==> branch sierra: inputs <==
## reciprocal_float
module reciprocal_float(
    input clk, rst,
    input start,
    input [31:0] x,
    output [31:0] out,
    output done, zero_flag
);
export LEC_CHECK = 0
export ABC_AREA = 1
export CAP_MARGIN = 20
export CORE_ASPECT_RATIO = 1.45
export CORE_MARGIN = 2
export CORE_UTILIZATION = 72
export CTS_CLUSTER_DIAMETER = 363
export CTS_CLUSTER_SIZE = 16
export SETUP_SLACK_MARGIN = 0.58
export SLEW_MARGIN = 35
create_clock -name core_clock -period 2.0 [get_ports {clk}]
run.sh (not shown) runs the stock make flow with config.mk's settings and CLKGATE_MAP_FILE=.
==> inputs of branch umber, as changes to branch sierra <==
Settings changed: CTS_CLUSTER_SIZE 16 to 10, PLACE_DENSITY from default to 0.42.
==> flow/constraint.sdc (replaced) <==
create_clock -name core_clock -period 1.96 [get_ports {clk}]
set_input_delay 0.3920 -clock core_clock [delete_from_list [all_inputs] [get_ports {clk}]]
set_output_delay 0.3920 -clock core_clock [all_outputs]
set_load 0.01 [all_outputs]
==> inputs of branch zinc, as changes to branch sierra <==
Settings changed: ABC_AREA 1 to default, CORE_ASPECT_RATIO 1.45 to default, CTS_CLUSTER_DIAMETER 363 to 358, CTS_CLUSTER_SIZE 16 to 32, PLACE_DENSITY from default to 0.66, SETUP_SLACK_MARGIN 0.58 to default, SLEW_MARGIN 35 to 20.
==> flow/constraint.sdc (replaced) <==
create_clock -name core_clock -period 5.14 [get_ports {clk}]
set_input_delay 1.0280 -clock core_clock [delete_from_list [all_inputs] [get_ports {clk}]]
set_output_delay 1.0280 -clock core_clock [all_outputs]
set_load 0.01 [all_outputs]
==> inputs of branch cedar, as changes to branch sierra <==
Settings changed: ABC_AREA 1 to default, CORE_ASPECT_RATIO 1.45 to default, CORE_UTILIZATION 72 to 59, CTS_CLUSTER_DIAMETER 363 to default, CTS_CLUSTER_SIZE 16 to default, SETUP_SLACK_MARGIN 0.58 to 2.31, SLEW_MARGIN 35 to 20.
==> flow/constraint.sdc (replaced) <==
create_clock -name core_clock -period 8.01 [get_ports {clk}]
set_input_delay 1.6020 -clock core_clock [delete_from_list [all_inputs] [get_ports {clk}]]
set_output_delay 1.6020 -clock core_clock [all_outputs]
set_load 0.01 [all_outputs]
==> results_dict.tcl <==
# metrics dict for downstream scripts
set metrics [dict create \
    run_status "aborted with a tool error" \
    haltStage "global routing" \
    firstError "[ERROR GRT-0232] Routing congestion too high. Check the congestion heatmap in the GUI." \
    xor_share_pct 6.69 \
    num_rows 41 \
    topCellsByArea "dfrtp_1 27%, ha_1 8.6%, o21ai_0 5.5%" \
    chipWidth_um 117 \
    mux_share_pct 12.1 \
    syn_area_mm2 0.00916 \
    ys_sh_simple_pct 16.8 \
    yosysTopAreaCellShare_pct 26.8 \
]
[end of results for branch zinc]
==> results_dict.tcl <==
# metrics dict for downstream scripts
set metrics [dict create \
    haltStage "detailed placement" \
    num_rows 50 \
    mux_share_pct 0 \
    ys_sh_simple_pct 35.0 \
    topCellsByArea "dfrtp_1 26%, nand2_1 18%, ha_1 8.4%" \
    synth_top_cell_by_count "nand2_1" \
    xor_share_pct 5.02 \
    firstError "[ERROR DPL-0038] Utilization greater than 100%, impossible to legalize" \
    run_status "aborted with a tool error" \
    chipWidth_um 99.0 \
    synth_warnings 7 \
]
[end of results for branch sierra]
==> results_dict.tcl <==
# yosys + openroad results
set metrics [dict create \
    met1_length_mm 10.2 \
    run_status "finished clean" \
    clkPwrFrac_pct 36.0 \
    chipWidth_um 129 \
    yosysTopAreaCellShare_pct 26.8 \
    synthFlopType "dfrtp_1" \
    syn_area_mm2 0.00916 \
    ys_sh_simple_pct 16.8 \
    xor_share_pct 6.69 \
    hp-start "DP.Cordic_core.DP.Y_Reg.parOut[0]" \
    cp.arrival_ns 5.84 \
]
[end of results for branch cedar]
==> results_dict.tcl <==
# metrics dict for downstream scripts
set metrics [dict create \
    xor_share_pct 5.02 \
    haltStage "detailed placement" \
    chipWidth_um 99.0 \
    ys_sh_simple_pct 35.0 \
    synthFlopType "dfrtp_1" \
    mux_share_pct 0 \
    die_y_um 142 \
    topCellsByArea "dfrtp_1 26%, nand2_1 18%, ha_1 8.4%" \
    num_rows 50 \
    syn_area_mm2 0.00942 \
    ys_cells 1458 \
    run_status "aborted with a tool error" \
    firstError "[ERROR DPL-0038] Utilization greater than 100%, impossible to legalize" \
    synth_top_cell_by_count "nand2_1" \
    coreArea_mm2 0.0128 \
    yosysTopAreaCellShare_pct 26.0 \
    aoi_share_pct 14.4 \
]
[end of results for branch umber]

==> run Y <==
reciprocal_float again, from the RTL that the note above started with.
make LEC_CHECK=0 CAP_MARGIN=20 CORE_MARGIN=2 CORE_UTILIZATION=64 CTS_CLUSTER_DIAMETER=356 CTS_CLUSTER_SIZE=98 PLACE_DENSITY=0.41 SLEW_MARGIN=20 TNS_END_PERCENT=30 finish   # period 6.16 ns
==> run K (differences from run Y) <==
CORE_UTILIZATION = 40   (was 64)
CTS_CLUSTER_DIAMETER = not set   (was 356)
CTS_CLUSTER_SIZE = not set   (was 98)
PLACE_DENSITY = not set   (was 0.41)
TNS_END_PERCENT = not set   (was 30)
==> flow/constraint.sdc (replaced) <==
create_clock -name core_clock -period 3.62 [get_ports {clk}]
set_input_delay 0.7240 -clock core_clock [delete_from_list [all_inputs] [get_ports {clk}]]
set_output_delay 0.7240 -clock core_clock [all_outputs]
set_load 0.01 [all_outputs]
==> results <==
|  | run Y | run K |
|---|---|---|
| Clock network fraction of design power | 0.368 | 0.317 |
| Standard-cell row count | 43 | 55 |
| Maximum clock rate | 0.174 GHz | 0.187 GHz |
| Relative area change from synthesis to final layout | 11.0% | 56.1% |
| Data required time of the critical path | 6.40 ns | 3.86 ns |
| Result of the run | complete, no violations | failed layout checks |
| Layout check failures | - | setup timing |
| Multi-input combinational cell area | 6130 µm² | 7200 µm² |
| Sum of negative setup slack | 0 ns | -37.90 ns |
| Net switching power | 0.522 mW | 1.05 mW |
| Initial core utilization | 0.658 | 0.406 |
| Std-Cell Core Area | 13900 µm² | 22600 µm² |
| Die H | 124 µm | 155 µm |
| Met3 WL | 1260 µm | 946 µm |
| Count of instances resized after the clock tree is built | 0 | 157 |
| Routability Congestion | 0.916 | 0.913 |
| Setup repair after global routing missed its margin | no | yes |
| Multi-input gate share of total cell area | 0.603 | 0.504 |
| Crit-path slowest cell | sky130_fd_sc_hd__mux4_1 | sky130_fd_sc_hd__or4_4 |
| Final tally of setup violations | 0 | 40 |
| Met2 routed WL | 10900 µm | 15100 µm |

==> harbor: inputs <==
==> flow/design.v <==
module register_param #(
    parameter BIT_LENGTH = 2048
) (
    input clk, rst,
    input load,
    input [BIT_LENGTH - 1 : 0] parIn,
    output reg [BIT_LENGTH - 1 : 0] parOut
);
    always@(posedge clk, posedge rst) begin
        if (rst == 1)
            parOut <= 0;
        else begin
            if (load == 1)
                parOut <= parIn;
        end
    end
endmodule
module adder #(
    parameter BIT_LENGTH = 32
) (
    input signed [BIT_LENGTH - 1 : 0] in1, in2,
    input mode,  
    output signed [BIT_LENGTH - 1 : 0] out
);
    assign out = (mode == 1) ? (in1 + in2) : (in1 - in2);
endmodule
module upCounterRE #(
    parameter BIT_LENGTH = 16
) (
    input clk, rst,
    input init_cnt, en_cnt,
    output reg [BIT_LENGTH - 1 : 0] count
);
    always @(posedge clk, posedge rst) begin
        if (rst == 1)
            count <= 0;
        else begin
            if (init_cnt == 1)
                count <= 0;
            else if (en_cnt == 1)
                count <= count + 1;
        end
    end
endmodule
module cordic_linear_DP #(
    parameter FLOAT_SIZE = 24,
    parameter INT_SIZE = 8
) (
    input clk, rst,
    input signed [INT_SIZE + FLOAT_SIZE - 1:0] x, y, z,
    input mode,
    input loadX, loadY, loadZ,loadMode,
    input sel_input, adder_mode,
    input init_cnt, en_cnt,
    output signed [INT_SIZE + FLOAT_SIZE - 1:0] x_out, y_out, z_out,
    output co, phi
);
    wire signed [INT_SIZE + FLOAT_SIZE - 1:0] y_in, z_in;
    wire signed [INT_SIZE + FLOAT_SIZE - 1:0] out_adder_y, out_adder_z;
    assign y_in = (sel_input == 1) ? y : out_adder_y; 
    assign z_in = (sel_input == 1) ? z : out_adder_z; 
    register_param #(.BIT_LENGTH(INT_SIZE + FLOAT_SIZE)) X_Reg(
        .clk(clk),
        .rst(rst),
        .load(loadX),
        .parIn(x),
        .parOut(x_out)
    );
    register_param #(.BIT_LENGTH(INT_SIZE + FLOAT_SIZE)) Y_Reg(
        .clk(clk),
        .rst(rst),
        .load(loadY),
        .parIn(y_in),
        .parOut(y_out)
    );
    register_param #(.BIT_LENGTH(INT_SIZE + FLOAT_SIZE)) Z_Reg(
        .clk(clk),
        .rst(rst),
        .load(loadZ),
        .parIn(z_in),
        .parOut(z_out)
    );
    wire mode_val;
    register_param #(.BIT_LENGTH(1)) M_Reg(
        .clk(clk),
        .rst(rst),
        .load(loadMode),
        .parIn(mode),
        .parOut(mode_val)
    );
    wire [$clog2(FLOAT_SIZE) : 0] iter;
    upCounterRE #(.BIT_LENGTH($clog2(FLOAT_SIZE) + 1)) Iter_Count(
        .clk(clk),
        .rst(rst),
        .init_cnt(init_cnt),
        .en_cnt(en_cnt),
        .count(iter)
    );
    assign co = (iter == (FLOAT_SIZE)) ? 1'b1 : 1'b0;
    wire signed [INT_SIZE + FLOAT_SIZE - 1:0] x_shift, one, one_shift;
    assign x_shift = x >>> iter;
    assign one = { {(INT_SIZE-1){1'b0}}, 1'b1, {(FLOAT_SIZE){1'b0}} }; 
    assign one_shift = one >>> iter;
    adder #(.BIT_LENGTH(INT_SIZE + FLOAT_SIZE)) Y_Adder(
        .in1(y_out),
        .in2(x_shift),
        .mode(adder_mode),
        .out(out_adder_y)
    );
    adder #(.BIT_LENGTH(INT_SIZE + FLOAT_SIZE)) Z_Adder(
        .in1(z_out),
        .in2(one_shift),
        .mode(~adder_mode),
        .out(out_adder_z)
    );
    wire phi_rotate, phi_vector; 
    assign phi_rotate = (z_out[INT_SIZE + FLOAT_SIZE - 1] == 1) ? 1'b0 : 1'b1;
    assign phi_vector = (y_out[INT_SIZE + FLOAT_SIZE - 1] == 1) ? 1'b1 : 1'b0;
    assign phi = (mode_val == 1) ? phi_vector : phi_rotate;
endmodule
module cordic_linear_CU (
    input clk, rst,
    input start,
    input co, phi,
    output reg loadX, loadY, loadZ,loadMode,
    output reg sel_input, adder_mode,
    output reg init_cnt, en_cnt,
    output reg done
);
    parameter [1:0] IDLE = 0, INIT = 1, CALC = 2, DONE = 3;
    reg [1:0] ps, ns;
    always @(ps, start, co) begin
        case (ps)
            IDLE: ns = (start == 1) ? INIT : IDLE;
            INIT: ns = (start == 1 ) ? INIT : CALC;
            CALC: ns = (co == 1) ? DONE : CALC;
            DONE: ns = IDLE;
            default: ns = IDLE;
        endcase
    end
    always @(ps, phi) begin
        loadX = 0;
        loadY = 0;
        loadZ = 0;
        loadMode = 0;
        sel_input = 0;
        adder_mode = 0;
        init_cnt = 0;
        en_cnt = 0;
        done = 0;
        case (ps)
            IDLE: ;
            INIT: begin
                init_cnt = 1;
                loadX = 1;
                loadY = 1;
                loadZ = 1;
                loadMode = 1;
                sel_input = 1;
            end
            CALC: begin
                adder_mode = phi;
                en_cnt = 1;
                sel_input = 0;
                loadY = 1;
                loadZ = 1;
            end 
            DONE: done = 1;
            default: ;
        endcase
    end
    always @(posedge clk or posedge rst) begin
        if (rst == 1)
            ps <= IDLE;
        else 
            ps <= ns;
    end
endmodule
module cordic_linear #(
    parameter FLOAT_SIZE = 24,
    parameter INT_SIZE = 8
) (
    input clk, rst,
    input start,
    input signed [INT_SIZE + FLOAT_SIZE - 1:0] x, y, z,
    input mode,
    output signed [INT_SIZE + FLOAT_SIZE - 1:0] x_out, y_out, z_out,
    output done
);
    wire loadX, loadY, loadZ, loadMode;
    wire sel_input, adder_mode;
    wire init_cnt, en_cnt;
    wire co, phi;
    cordic_linear_DP #(.FLOAT_SIZE(FLOAT_SIZE), .INT_SIZE(INT_SIZE)) DP (
        .clk(clk),
        .rst(rst),
        .x(x),
        .y(y),
        .z(z),
        .mode(mode),
        .loadX(loadX),
        .loadY(loadY),
        .loadZ(loadZ),
        .loadMode(loadMode),
        .sel_input(sel_input),
        .adder_mode(adder_mode),
        .init_cnt(init_cnt),
        .en_cnt(en_cnt),
        .x_out(x_out),
        .y_out(y_out),
        .z_out(z_out),
        .co(co),
        .phi(phi)
    );
    cordic_linear_CU CU (
        .clk(clk),
        .rst(rst),
        .start(start),
        .co(co),
        .phi(phi),
        .loadX(loadX),
        .loadY(loadY),
        .loadZ(loadZ),
        .loadMode(loadMode),
        .sel_input(sel_input),
        .adder_mode(adder_mode),
        .init_cnt(init_cnt),
        .en_cnt(en_cnt),
        .done(done)
    );
endmodule
module reciprocal_float_DP (
    input clk, rst,
    input [31:0] x,
    input loadE, loadM, loadS,
    input selE, start_cordic,
    output [31:0] out,
    output done_cordic, zero_flag
);
    wire [7:0] E_val, E_in;
    wire [7:0] out_sub, E_reg_in;
    assign E_in = x[30:23];
    register_param #(.BIT_LENGTH(8)) E_Reg(
        .clk(clk),
        .rst(rst),
        .load(loadE),
        .parIn(E_reg_in),
        .parOut(E_val)
    );
    wire [22:0] M_val, M_in;
    assign M_in = x[22:0];
    register_param #(.BIT_LENGTH(23)) M_Reg(
        .clk(clk),
        .rst(rst),
        .load(loadM),
        .parIn(M_in),
        .parOut(M_val)
    );
    wire S_val, S_in;
    assign S_in = x[31];
    register_param #(.BIT_LENGTH(1)) S_Reg(
        .clk(clk),
        .rst(rst),
        .load(loadS),
        .parIn(S_in),
        .parOut(S_val)
    );
    assign E_reg_in = (selE == 1) ? E_in : out_sub;
    wire frac_zero;
    assign frac_zero = ~(|M_val);
    wire cin;
    assign cin = (frac_zero == 1) ? 1'b1 : 1'b0;
    assign out_sub = $unsigned(8'd253) - $unsigned(E_val) + cin;
    localparam FLOAT_SIZE = 24;
    localparam INT_SIZE = 2;
    wire signed [INT_SIZE + FLOAT_SIZE - 1:0] x_in, z, y;
    assign y = { {(INT_SIZE-1){1'b0}}, 1'b1, {(FLOAT_SIZE){1'b0}} };  
    assign z = {(INT_SIZE + FLOAT_SIZE){1'b0}};  
    assign x_in = { 2'b01, M_val, 1'b0};
    wire mode;
    assign mode = 1'b1;  
    wire signed [INT_SIZE + FLOAT_SIZE - 1:0] x_out, y_out, z_out;
    cordic_linear #(.FLOAT_SIZE(FLOAT_SIZE), .INT_SIZE(INT_SIZE)) Cordic_core(
        .clk(clk),
        .rst(rst),
        .start(start_cordic),
        .x(x_in),
        .y(y),
        .z(z),
        .mode(mode),
        .x_out(x_out),
        .y_out(y_out),
        .z_out(z_out),
        .done(done_cordic)
    );
    assign out = {S_val, E_val, z_out[22:0] };
    wire exp_zero;
    assign exp_zero = ~(|E_val);
    assign zero_flag = exp_zero && frac_zero;
endmodule
module reciprocal_float_CU (
    input clk, rst,
    input start,
    input done_cordic, zero_input,
    output reg loadE, loadM, loadS,
    output reg selE, start_cordic,
    output reg done, zero_flag
);
    parameter [2:0] IDLE = 0, INIT = 1, EXP = 2, CALC = 3, ZERO = 4;
    reg [2:0] ps, ns;
    always @(ps, start, zero_input, done_cordic) begin
        case (ps)
            IDLE: ns = (start == 1) ? INIT : IDLE;
            INIT: ns = (start == 1) ? INIT : EXP;
            EXP: ns = (zero_input == 1) ? ZERO : CALC;
            CALC: ns = (done_cordic == 1) ? IDLE : CALC;
            ZERO: ns = IDLE; 
            default: ns = IDLE;
        endcase
    end
    always @(ps, done_cordic, zero_input) begin
        loadE = 0;
        loadM = 0;
        loadS = 0;
        selE = 0;
        start_cordic = 0;
        done = 0;
        zero_flag = 0;
        case (ps)
            IDLE: ;
            INIT: begin
                selE = 1;
                loadE = 1;
                loadM = 1;
                loadS = 1;
            end 
            EXP: begin
                loadE = 1;
                start_cordic = ~zero_input;  
            end
            CALC: done = done_cordic;
            ZERO: begin
                done = 1;
                zero_flag = 1;
            end
            default: ;
        endcase
    end
    always @(posedge clk or posedge rst) begin
        if (rst == 1)
            ps <= IDLE;
        else 
            ps <= ns;
    end
endmodule
module reciprocal_float(
    input clk, rst,
    input start,
    input [31:0] x,
    output [31:0] out,
    output done, zero_flag
);
    wire loadE, loadM, loadS;
    wire selE, start_cordic;
    wire done_cordic, zero_input;
    reciprocal_float_DP DP (
        .clk(clk),
        .rst(rst),
        .x(x),
        .loadE(loadE),
        .loadM(loadM),
        .loadS(loadS),
        .selE(selE),
        .start_cordic(start_cordic),
        .out(out),
        .done_cordic(done_cordic),
        .zero_flag(zero_input)
    );
    reciprocal_float_CU CU (
        .clk(clk),
        .rst(rst),
        .start(start),
        .done_cordic(done_cordic),
        .zero_input(zero_input),
        .loadE(loadE),
        .loadM(loadM),
        .loadS(loadS),
        .selE(selE),
        .start_cordic(start_cordic),
        .done(done),
        .zero_flag(zero_flag)
    );
endmodule
==> flow/run.sh <==
#!/bin/bash
# the make line also repeats each setting of config.mk as NAME=value (left out here)
make -C /OpenROAD-flow-scripts/flow DESIGN_CONFIG=/design/flow/config.mk WORK_HOME=/design/flow/orfs CLKGATE_MAP_FILE= finish
==> flow/config.mk <==
export PLATFORM = sky130hd
export DESIGN_NAME = reciprocal_float
export DESIGN_NICKNAME = reciprocal_float
export VERILOG_FILES = /design/flow/design.v
export SDC_FILE = /design/flow/constraint.sdc
export NUM_CORES = 4
export LEC_CHECK = 0
export ABC_AREA = 1
export CAP_MARGIN = 20
export CORE_ASPECT_RATIO = 0.5
export CORE_MARGIN = 6
export CORE_UTILIZATION = 20
export CTS_CLUSTER_DIAMETER = 173
export CTS_CLUSTER_SIZE = 100
export SLEW_MARGIN = 20
export TNS_END_PERCENT = 35
==> flow/constraint.sdc <==
create_clock -name core_clock -period 11.0 [get_ports {clk}]
set_input_delay 2.2000 -clock core_clock [delete_from_list [all_inputs] [get_ports {clk}]]
set_output_delay 2.2000 -clock core_clock [all_outputs]
set_load 0.01 [all_outputs]
==> lagoon (differences from harbor) <==
- ABC_AREA: 1 -> default
- CAP_MARGIN: 20 -> 25
- CELL_PAD_IN_SITES_GLOBAL_PLACEMENT: default -> 1
- CORE_ASPECT_RATIO: 0.5 -> 0.7
- CORE_MARGIN: 6 -> 2
- CORE_UTILIZATION: 20 -> 40
- CTS_CLUSTER_DIAMETER: 173 -> default
- CTS_CLUSTER_SIZE: 100 -> default
- GPL_ROUTABILITY_DRIVEN: default -> 0
- MAX_ROUTING_LAYER: default -> met4
- MIN_ROUTING_LAYER: default -> met2
- TNS_END_PERCENT: 35 -> default
==> qor summary <==
Result of the run: harbor no timing/DRC/antenna violations; lagoon no timing/DRC/antenna violations
Height of the chip: harbor 165 um; lagoon 131 um
Largest net degree at the start of global routing: harbor 53; lagoon 68
Multi-Input Combinational: harbor 1142; lagoon 855
Vias in the first global route: harbor 9000; lagoon 12200
Yosys Chip Area: harbor 0.00942 mm^2; lagoon 0.00916 mm^2
Area fraction in full adders, half adders and majority gates: harbor 8.80%; lagoon 9.04%
Power density over the cells: harbor 98.3 mW/mm^2; lagoon 93.4 mW/mm^2
Parity-gate share of the synthesized area counting xor and xnor cells: harbor 5.02%; lagoon 6.69%
Total via count after detailed routing: harbor 9346; lagoon 11200
Critical Path Source: harbor DP.Cordic_core.DP.Iter_Count.count[1]$_DFFE_PP0P_; lagoon DP.Cordic_core.DP.Iter_Count.count[0]$_DFFE_PP0P_
Total wire length: harbor 27200 um; lagoon 26900 um
Routing usage on met3: harbor 1.96%; lagoon 51.8%
Share of power burned in the clock network: harbor 30.0%; lagoon 35.2%
Peak Freq: harbor 0.190 GHz; lagoon 0.157 GHz
Cell Area, Synth: harbor 0.00942 mm^2; lagoon 0.00916 mm^2
Power and IR drop assume default switching activity.
